==> job 6527: inputs <==
==> flow/design.v <==
module segdec(input logic [3:0] in, output logic [6:0] out);
	always_comb
	begin
		case (in)
			4'b0000 :
				out = 7'b0111111;  
			4'b0001 :
				out = 7'b0000110;  
			4'b0010 :
				out = 7'b1011011;  
			4'b0011 :
				out = 7'b1001111;  
			4'b0100 :
				out = 7'b1100110;  
			4'b0101 :
				out = 7'b1101101;  
			4'b0110 :
				out = 7'b1111100;  
			4'b0111 :
				out = 7'b0000111;  
			4'b1000 :
				out = 7'b1111111;  
			4'b1001 :
				out = 7'b1100111;  
			4'b1010 :
				out = 7'b1000000;
			default :
				out = 7'b0000000;
    		endcase
	end
endmodule
module bin_to_bcd(input logic [7:0] in, output logic [3:0][6:0] disp);
logic[3:0] sign_num, units, tens, hundreds;
logic[7:0] num;
logic sign;
always_comb
begin
	sign = in[$high(in)];
	if(sign)  
		num = 0 - in;
	else
		num = in;
	hundreds = num / 100;
	num = num - (hundreds)*100;  
	tens = num / 10;
	num = num - (tens)*10;  
	units = num;
end
always_comb
	if(sign)
		sign_num = 4'hA;
	else
		sign_num = 4'hF;
segdec signdec
(
	.in(sign_num),
	.out(disp[3])
);
segdec hundreddec
(
	.in(hundreds),
	.out(disp[2])
);
segdec tendec
(
	.in(tens),
	.out(disp[1])
);
segdec unitdec
(
	.in(units),
	.out(disp[0])
);
endmodule
module debounce #(parameter int COUNT=500000) (input logic clk, signal_in, output logic signal_out);
logic prev_signal;
int unsigned cnt;
always_ff @(posedge clk)
begin
	if(prev_signal != signal_in)
	begin
		cnt <= 0;  
	end
	else if(cnt >= COUNT)
	begin
		cnt <= 0;  
		signal_out <= signal_in;
	end
	else
	begin
		cnt <= cnt +1;
	end
	prev_signal <= signal_in;
end
endmodule
module read_sm(input logic clk, reset_n, handshake, run, output logic read, done);
enum {HALT, WAIT_1, WAIT_0, DONE} state;
always_ff @(posedge clk, negedge reset_n)
begin
	if(!reset_n)
	begin
		state <= HALT;
		read <= 0;
	end
	else
	begin
		read <= 0;
		unique case(state)
			HALT : if(run) state <= WAIT_1;
			WAIT_1 :
			begin
				if(handshake)
				begin
					state <= WAIT_0;
					read <= '1;  
				end
			end
			WAIT_0 : if(!handshake) state <= DONE;
			DONE : state <= HALT;
		endcase
	end
end
always_comb
	if(state == DONE)
		done = 1;
	else
		done = 0;
endmodule
module sm(input logic clk, input logic [10-1:0] SW, input logic [8-1:0] re_res, im_res, output logic [8-1:0] LED, output logic [8-1:0] re_a, im_a, re_q, im_q);
typedef enum {REAL_A, IMAG_A, REAL_Q, IMAG_Q, DISP_REAL, DISP_IMAG} stateType;
stateType state;
logic reset_n;
logic handshake;
logic [8-1:0] data_in;
always_comb
begin
	reset_n = SW[$high(SW)];
	handshake = SW[$high(SW) -1];
	data_in =  SW[$high(SW) -2 : $low(SW)];
end
logic read_run, read_trigger, read_done;
read_sm re_sm0
(
	.clk(clk),
	.reset_n(reset_n),
	.handshake(handshake),
	.run(read_run),
	.read(read_trigger),
	.done(read_done)
);
always_comb
	read_run = (state == REAL_A) || (state == IMAG_A) || (state == REAL_Q) || (state == IMAG_Q);
always_ff @(posedge clk, negedge reset_n)
begin
	if(!reset_n)
		state <= REAL_A;
	else
	begin
		unique case(state)
			REAL_A: if(read_done) state <= IMAG_A;
			IMAG_A: if(read_done) state <= REAL_Q;
			REAL_Q: if(read_done) state <= IMAG_Q;
			IMAG_Q: if(read_done) state <= DISP_REAL;
			DISP_REAL : if(handshake == 1) state <= DISP_IMAG;
			DISP_IMAG : if(handshake == 0) state <= REAL_A;
		endcase
	end
end
always_ff @(posedge clk)
begin
	if(read_trigger)
	begin
		unique case(state)
			REAL_A: re_a <= data_in;
			IMAG_A: im_a <= data_in;
			REAL_Q: re_q <= data_in;
			IMAG_Q: im_q <= data_in;
			default: ;
		endcase
	end
end
always_comb
begin
	if(state == DISP_REAL)
		LED = re_res;
	else if(state == DISP_IMAG)
		LED = im_res;
	else
		LED = '0;
end
endmodule
module mult(input logic signed [(2*8 -1)-1:0] re_x, im_x, re_y, im_y, output logic signed [2*(2*8 -1)-1:0] re_z, im_z);
logic signed [(2*8 -1)-1:0] a,b,c,d;
always_comb
begin
	a = re_x;
	b = im_x;
	c = re_y;
	d = im_y;
end
logic signed [2*(2*8 -1)-1:0] ac, bd, ad, bc;
always_comb
begin
	ac = a*c;
	bd = b*d;
	ad = a*d;
	bc = b*c;
	re_z = ac - bd;
	im_z = ad + bc;
end
endmodule
module cmplx_mult(
input logic clk,
input logic [10-1:0] switches,
output logic [8-1:0] LED,
output logic [6:0] HEX0,
output logic [6:0] HEX1,
output logic [6:0] HEX2,
output logic [6:0] HEX3,
output logic [6:0] HEX4,
output logic [6:0] HEX5,
output logic [6:0] HEX6,
output logic [6:0] HEX7);
logic [8-1:0] re_a, im_a, re_q, im_q;
logic [8-1:0] re_res, im_res;
logic [10-1:0] SW;
always_comb
	SW[$high(SW)-2:$low(SW)] = switches[$high(switches)-2:$low(switches)];
debounce #(.COUNT(1000)) db0
(
	.clk(clk),
	.signal_in(switches[$high(switches)]),
	.signal_out(SW[$high(SW)])
);
debounce #(.COUNT(1000)) db1
(
	.clk(clk),
	.signal_in(switches[$high(switches)-1]),
	.signal_out(SW[$high(SW)-1])
);
sm sm0 (.*);
logic signed [(2*8 -1)-1:0] re_x, im_x, re_y, im_y;
logic signed [2*(2*8 -1)-1:0] re_z, im_z;
localparam INPUT_SHIFT = (2*8 -1) - 8;
localparam OUTPUT_LOW = 2*INPUT_SHIFT -1;
localparam OUTPUT_HIGH = OUTPUT_LOW + 8 -1;
always_comb
begin
	re_x = $signed(re_a);
	im_x = $signed(im_a);
	re_y = $signed(re_q) << INPUT_SHIFT;
	im_y = $signed(im_q) << INPUT_SHIFT;
	re_res = re_z[OUTPUT_HIGH : OUTPUT_LOW];
	im_res = im_z[OUTPUT_HIGH : OUTPUT_LOW];
end
mult mult0
(.*);
logic [3:0][6:0] sw_hex;
always_comb
begin
	HEX0 = ~ sw_hex[0];  
	HEX1 = ~ sw_hex[1];  
	HEX2 = ~ sw_hex[2];  
	HEX3 = ~ sw_hex[3];  
end
bin_to_bcd sw_disp
(
	.in(SW[7:0]),
	.disp(sw_hex)
);
logic [3:0][6:0] led_hex;
always_comb
begin
	HEX4 = ~ led_hex[0];  
	HEX5 = ~ led_hex[1];  
	HEX6 = ~ led_hex[2];  
	HEX7 = ~ led_hex[3];  
end
bin_to_bcd led_disp
(
	.in(LED),
	.disp(led_hex)
);
endmodule
==> flow/run.sh <==
#!/bin/bash
# the make line also repeats each setting of config.mk as NAME=value (left out here)
make -C /OpenROAD-flow-scripts/flow DESIGN_CONFIG=/design/flow/config.mk WORK_HOME=/design/flow/orfs CLKGATE_MAP_FILE= finish
==> flow/config.mk <==
export PLATFORM = sky130hd
export DESIGN_NAME = cmplx_mult
export DESIGN_NICKNAME = cmplx_mult
export VERILOG_FILES = /design/flow/design.v
export SDC_FILE = /design/flow/constraint.sdc
export NUM_CORES = 4
export LEC_CHECK = 0
export ABC_AREA = 0
export CAP_MARGIN = 20
export CORE_MARGIN = 2
export CORE_UTILIZATION = 19
export CTS_CLUSTER_DIAMETER = 391
export CTS_CLUSTER_SIZE = 99
export PLACE_DENSITY = 0.89
export SLEW_MARGIN = 10
export TNS_END_PERCENT = 5
==> flow/constraint.sdc <==
create_clock -name core_clock -period 20.0 [get_ports {clk}]
set_input_delay 4.0000 -clock core_clock [delete_from_list [all_inputs] [get_ports {clk}]]
set_output_delay 4.0000 -clock core_clock [all_outputs]
set_load 0.01 [all_outputs]
==> job 5499: changes against job 6527 <==
- ABC_AREA: 0 -> not set
- CORE_UTILIZATION: 19 -> 69
- CTS_CLUSTER_DIAMETER: 391 -> not set
- CTS_CLUSTER_SIZE: 99 -> 15
- PLACE_DENSITY: 0.89 -> 0.6
- SLEW_MARGIN: 10 -> 20
- TNS_END_PERCENT: 5 -> not set
==> flow/constraint.sdc (replaced) <==
create_clock -name core_clock -period 8.24 [get_ports {clk}]
set_input_delay 1.6480 -clock core_clock [delete_from_list [all_inputs] [get_ports {clk}]]
set_output_delay 1.6480 -clock core_clock [all_outputs]
set_load 0.01 [all_outputs]
==> job 8431: changes against job 6527 <==
- ABC_AREA: 0 -> 1
- CORE_UTILIZATION: 19 -> 72
- CTS_CLUSTER_DIAMETER: 391 -> 379
- CTS_CLUSTER_SIZE: 99 -> 100
- PLACE_DENSITY: 0.89 -> 0.6
- SLEW_MARGIN: 10 -> 20
- TNS_END_PERCENT: 5 -> 10
==> flow/constraint.sdc (replaced) <==
create_clock -name core_clock -period 13.2 [get_ports {clk}]
set_input_delay 2.6400 -clock core_clock [delete_from_list [all_inputs] [get_ports {clk}]]
set_output_delay 2.6400 -clock core_clock [all_outputs]
set_load 0.01 [all_outputs]
==> summary of the runs <==
Job 6527 went through all stages and came out clean. Job 5499 stopped in global routing on DPL-0038. Job 8431 ended with an error in global routing.
In job 8431 the die area is smaller than in job 6527, by 72%.
Between job 5499 and job 8431, the lower synthesized cell count is in job 5499 (gap 23%, measured against job 8431).
Of job 6527 and job 8431, job 8431 has the higher synthesized area (gap about 5%, measured against job 8431).

==> 10-27 <==
RTL: the design.v shown in full above, as it stands there.
Settings: LEC_CHECK=0, CAP_MARGIN=20, CORE_MARGIN=2, CORE_UTILIZATION=58, PLACE_DENSITY=0.6, SLEW_MARGIN=20; clock period 11.1 ns.
run.sh (not shown) runs the stock make flow with config.mk's settings and CLKGATE_MAP_FILE=.
==> 10-06 (differences from 10-27) <==
CORE_UTILIZATION = 56   (was 58)
==> flow/constraint.sdc (replaced) <==
create_clock -name core_clock -period 28.5 [get_ports {clk}]
set_input_delay 5.7000 -clock core_clock [delete_from_list [all_inputs] [get_ports {clk}]]
set_output_delay 5.7000 -clock core_clock [all_outputs]
set_load 0.01 [all_outputs]
==> 05-12 (differences from 10-27) <==
ABC_AREA = 1   (was default)
CORE_UTILIZATION = 72   (was 58)
CTS_CLUSTER_DIAMETER = 227   (was default)
CTS_CLUSTER_SIZE = 43   (was default)
PLACE_DENSITY = default   (was 0.6)
PLACE_DENSITY_LB_ADDON = 0.01   (was default)
SETUP_SLACK_MARGIN = 0.7   (was default)
==> flow/constraint.sdc (replaced) <==
create_clock -name core_clock -period 12.8 [get_ports {clk}]
set_input_delay 2.5600 -clock core_clock [delete_from_list [all_inputs] [get_ports {clk}]]
set_output_delay 2.5600 -clock core_clock [all_outputs]
set_load 0.01 [all_outputs]
==> 11-20 (differences from 10-27) <==
ABC_AREA = 1   (was default)
CORE_UTILIZATION = 72   (was 58)
CTS_CLUSTER_DIAMETER = 227   (was default)
CTS_CLUSTER_SIZE = 43   (was default)
==> flow/constraint.sdc (replaced) <==
create_clock -name core_clock -period 12.8 [get_ports {clk}]
set_input_delay 2.5600 -clock core_clock [delete_from_list [all_inputs] [get_ports {clk}]]
set_output_delay 2.5600 -clock core_clock [all_outputs]
set_load 0.01 [all_outputs]
==> run notes <==
The run has ended; figures from its reports follow.

The run finished, with violations left. A clean result was blocked by negative setup slack. The setup-violating endpoint count in the final report came out at 14. The average size of a mapped cell came out at 7.26 um2. The die extent in x is 157 um.

The via count of the first global-routing pass came out at 16800. The setup TNS came out at -27.82 ns. The portion of the post-synthesis area used by sequential elements came out at 15.5%. Setup repair after global routing could not meet its margin everywhere. The final worst setup slack came out at -2.20 ns. For this design, Yosys synthesis ends with a cell count of 2325.
The numbers above come from 11-20.

==> run notes <==
Quick summary of the implementation run below.

The number of cell instances after yosys synthesis is 2325. In this run the mean area of a mapped cell was 7.26 um2. The flow did not finish.

The die extent in x is 157 um. The placed instance area came out at 20000 um2. The flow stopped in global routing. The first error in the log reads "[ERROR GRT-0232] Routing congestion too high. Check the congestion heatmap in the GUI".
The numbers above come from 05-12.

==> run notes <==
The run has ended; figures from its reports follow.

The via count of the first global-routing pass is 14500. The critical path in the final layout is reported with a setup slack of -2.87 ns. The commonest cells after synthesis are sky130_fd_sc_hd__inv_1 (357), sky130_fd_sc_hd__fa_1 (196), sky130_fd_sc_hd__and2_1 (181). Setup repair after global routing could not meet its margin everywhere. A synthesized cell averages 8.99 um2. The die extent in x came out at 170 um. The setup-violating endpoint count in the final report came out at 21. The dominant cell type by area after synthesis is sky130_fd_sc_hd__fa_1.

The flow ran to the end, but the layout failed its checks. The synthesized netlist was found by Yosys to have 1785 cells. The setup TNS is -35.94 ns.

The portion of the post-synthesis area used by sequential elements came out at 16.3%. The checks that failed: negative setup slack.
The numbers above come from 10-27.

==> run notes <==
The run has ended; figures from its reports follow.

The flow ran to the end and the layout has no timing, DRC or antenna violations. The average size of a mapped cell came out at 8.99 um2. Setup repair after global routing left no endpoint under its margin.

The final worst setup slack came out at 6.59 ns. The portion of the post-synthesis area used by sequential elements came out at 16.3%. For the final routed database, the setup TNS stands at 0 ns. The die extent in x is 173 um.

From the final report, the count of setup violators was given as 0.
The numbers above come from 10-06.

